==> inputs of run M <==
Design packet_parser, start of the top module:
module packet_parser (
	input  logic         clk,
	input  logic         rst_n,       
	input  logic         s_tvalid,
	input  logic [7:0]   s_tdata,
	input  logic         s_tlast,
	output logic         s_tready,
	output logic         m_tvalid,
	input  logic         m_tready,
	output logic [367:0] m_tdata
	);
localparam METADATA_WIDTH = 368;
logic                      fifo_full, fifo_empty;
logic                      push;
logic [METADATA_WIDTH-1:0] write_data;
assign s_tready = !fifo_full;
header_parser parser (
	.clk        (clk),
	.rst_n      (rst_n),
	.beat_valid (s_tvalid && s_tready),
	.beat_data  (s_tdata),
	.beat_last  (s_tlast),
	.meta_valid (push),
	.metadata   (write_data)
);
fifo #(.WIDTH(METADATA_WIDTH), .DEPTH(4)) meta_fifo (
	.clk        (clk),
	.rst_n      (rst_n),
	.pop        (m_tready),
	.push       (push),
	.write_data (write_data),
	.read_data  (m_tdata),
	.fifo_full  (fifo_full),
	.fifo_empty (fifo_empty)
);
assign m_tvalid = !fifo_empty;
endmodule
Settings: LEC_CHECK=0, ABC_AREA=0, CAP_MARGIN=20, CELL_PAD_IN_SITES_GLOBAL_PLACEMENT=0, CORE_ASPECT_RATIO=0.86, CORE_MARGIN=2, CORE_UTILIZATION=72, CTS_CLUSTER_DIAMETER=356, CTS_CLUSTER_SIZE=15, HOLD_SLACK_MARGIN=0.29, PLACE_DENSITY_LB_ADDON=0.02, SETUP_SLACK_MARGIN=1.92, SLEW_MARGIN=5, TNS_END_PERCENT=5; clock period 7.44 ns.
run.sh (not shown) runs the stock make flow with config.mk's settings and CLKGATE_MAP_FILE=.
==> inputs of run X, as changes to run M <==
==> flow/config.mk (replaced) <==
export PLATFORM = sky130hd
export DESIGN_NAME = packet_parser
export DESIGN_NICKNAME = packet_parser
export VERILOG_FILES = /design/flow/design.v
export SDC_FILE = /design/flow/constraint.sdc
export NUM_CORES = 4
export LEC_CHECK = 0
export ABC_AREA = 0
export CAP_MARGIN = 20
export CELL_PAD_IN_SITES_GLOBAL_PLACEMENT = 0
export CORE_MARGIN = 2
export CORE_UTILIZATION = 66
export CTS_CLUSTER_DIAMETER = 234
export SLEW_MARGIN = 20
export TNS_END_PERCENT = 95
==> flow/constraint.sdc (replaced) <==
create_clock -name core_clock -period 3.25 [get_ports {clk}]
set_input_delay 0.6500 -clock core_clock [delete_from_list [all_inputs] [get_ports {clk}]]
set_output_delay 0.6500 -clock core_clock [all_outputs]
set_load 0.01 [all_outputs]
==> inputs of run P, as changes to run M <==
==> flow/config.mk (replaced) <==
export PLATFORM = sky130hd
export DESIGN_NAME = packet_parser
export DESIGN_NICKNAME = packet_parser
export VERILOG_FILES = /design/flow/design.v
export SDC_FILE = /design/flow/constraint.sdc
export NUM_CORES = 4
export LEC_CHECK = 0
export ABC_AREA = 1
export CAP_MARGIN = 0
export CELL_PAD_IN_SITES_GLOBAL_PLACEMENT = 0
export CORE_ASPECT_RATIO = 0.99
export CORE_MARGIN = 2
export CORE_UTILIZATION = 28
export MAX_ROUTING_LAYER = met4
export MIN_ROUTING_LAYER = met1
export PLACE_DENSITY_LB_ADDON = 0.22
export SLEW_MARGIN = 20
export TNS_END_PERCENT = 50
==> flow/constraint.sdc (replaced) <==
create_clock -name core_clock -period 22.7 [get_ports {clk}]
set_input_delay 4.5400 -clock core_clock [delete_from_list [all_inputs] [get_ports {clk}]]
set_output_delay 4.5400 -clock core_clock [all_outputs]
set_load 0.01 [all_outputs]
==> comparison <==
Run X ran to the end with violations: negative setup slack. Run M completed and failed the layout checks on negative setup slack. Run P finished clean. In area after synthesis, run M and run X do not differ. In flip-flop count, run P and run M do not differ. Utilization: run M > run X > run P. Of run M and run P, run M has the higher combinational power (gap 20%, measured against run P). Cell count: run M < run X < run P. Via count: run X > run P > run M. First-iteration DRC count, lowest first: run P, run X, run M. The lowest routed wire length belongs to run M, the highest to run P. Between run P and run X, the lower hold slack is in run X (gap 57 ps).


==> 01-23: inputs <==
packet_parser again, from the RTL that the note above started with.
==> flow/config.mk <==
export PLATFORM = sky130hd
export DESIGN_NAME = packet_parser
export DESIGN_NICKNAME = packet_parser
export VERILOG_FILES = /design/flow/design.v
export SDC_FILE = /design/flow/constraint.sdc
export NUM_CORES = 4
export LEC_CHECK = 0
export CAP_MARGIN = 20
export CELL_PAD_IN_SITES_DETAIL_PLACEMENT = 2
export CELL_PAD_IN_SITES_GLOBAL_PLACEMENT = 2
export CORE_ASPECT_RATIO = 1.85
export CORE_MARGIN = 2
export CORE_UTILIZATION = 40
export CTS_CLUSTER_DIAMETER = 145
export HOLD_SLACK_MARGIN = 0.09
export SETUP_SLACK_MARGIN = 0.26
export SLEW_MARGIN = 20
export TNS_END_PERCENT = 10
==> flow/constraint.sdc <==
create_clock -name core_clock -period 13.5 [get_ports {clk}]
set_input_delay 2.7000 -clock core_clock [delete_from_list [all_inputs] [get_ports {clk}]]
set_output_delay 2.7000 -clock core_clock [all_outputs]
set_load 0.01 [all_outputs]
==> 10-18 (differences from 01-23) <==
==> flow/config.mk (replaced) <==
export PLATFORM = sky130hd
export DESIGN_NAME = packet_parser
export DESIGN_NICKNAME = packet_parser
export VERILOG_FILES = /design/flow/design.v
export SDC_FILE = /design/flow/constraint.sdc
export NUM_CORES = 4
export LEC_CHECK = 0
export ABC_AREA = 1
export CAP_MARGIN = 20
export CORE_MARGIN = 2
export CORE_UTILIZATION = 62
export CTS_CLUSTER_DIAMETER = 372
export PLACE_DENSITY = 0.6
export SETUP_SLACK_MARGIN = 0.69
export SLEW_MARGIN = 20
==> flow/constraint.sdc (replaced) <==
create_clock -name core_clock -period 7.39 [get_ports {clk}]
set_input_delay 1.4780 -clock core_clock [delete_from_list [all_inputs] [get_ports {clk}]]
set_output_delay 1.4780 -clock core_clock [all_outputs]
set_load 0.01 [all_outputs]
==> 04-01 (differences from 01-23) <==
==> flow/config.mk (replaced) <==
export PLATFORM = sky130hd
export DESIGN_NAME = packet_parser
export DESIGN_NICKNAME = packet_parser
export VERILOG_FILES = /design/flow/design.v
export SDC_FILE = /design/flow/constraint.sdc
export NUM_CORES = 4
export LEC_CHECK = 0
export ABC_AREA = 0
export CAP_MARGIN = 40
export CELL_PAD_IN_SITES_GLOBAL_PLACEMENT = 0
export CORE_ASPECT_RATIO = 0.86
export CORE_MARGIN = 2
export CORE_UTILIZATION = 72
export CTS_CLUSTER_DIAMETER = 356
export CTS_CLUSTER_SIZE = 15
export HOLD_SLACK_MARGIN = 0.29
export PLACE_DENSITY_LB_ADDON = 0.02
export SETUP_SLACK_MARGIN = 1.92
export SLEW_MARGIN = 5
export TNS_END_PERCENT = 5
==> flow/constraint.sdc (replaced) <==
create_clock -name core_clock -period 7.39 [get_ports {clk}]
set_input_delay 1.4780 -clock core_clock [delete_from_list [all_inputs] [get_ports {clk}]]
set_output_delay 1.4780 -clock core_clock [all_outputs]
set_load 0.01 [all_outputs]
==> comparison table <==
item                                                          04-01                    01-23                     10-18
Global-route wire length before repair                    411000 µm                497000 µm                 424000 µm
Fraction of area in registers                                 46.8%                    46.1%                     44.6%
Area of the multi-input gates                             35000 µm²                34800 µm²                 34400 µm²
Placement Cell Area                                       93900 µm²                93000 µm²                 95700 µm²
Result of the run                          finished with violations  complete, no violations  finished with violations
Reasons for failing layout checks                      setup timing                        -              setup timing
Number of placed cells counting well taps                     10298                    11285                     12408
Part of the power in the clock network                        29.5%                    36.7%                     24.6%
TritonRoute pass-1 iters                                         14                        9                         6
Post-cts resize count                                            46                       15                       110
Top cell area share                                           54.2%                    54.2%                     52.9%
Setup tns final                                          -199980 ps                     0 ps                -138490 ps
Total GRT Usage                                               44.5%                    30.5%                     38.2%
Power of the sequential group                              11000 µW                  6020 µW                  14500 µW
Tap Count                                                      1534                     2772                      1876
Non-clock buffer share                                        9.81%                    7.20%                     9.05%
Die height                                                   322 µm                   630 µm                    378 µm
Global Route met2 Usage                                       65.9%                    54.5%                     59.1%
Worst reg2reg path startpoint                   parser.byte_cnt[10]      parser.byte_cnt[12]        parser.byte_cnt[1]
Clk pin slew, worst setup/hold paths                          70 ps                    60 ps                     60 ps
Clock Skews                                                 29.4 ps                  55.4 ps                   27.3 ps
Data required time at the worst endpoint                    8100 ps                 14250 ps                   8140 ps
Area fraction in mux cells                                    9.38%                    9.38%                   0.0130%
Internal power component                                   15900 µW                  9750 µW                  24300 µW
No activity file was given, so power comes from the tool's default toggle rates.
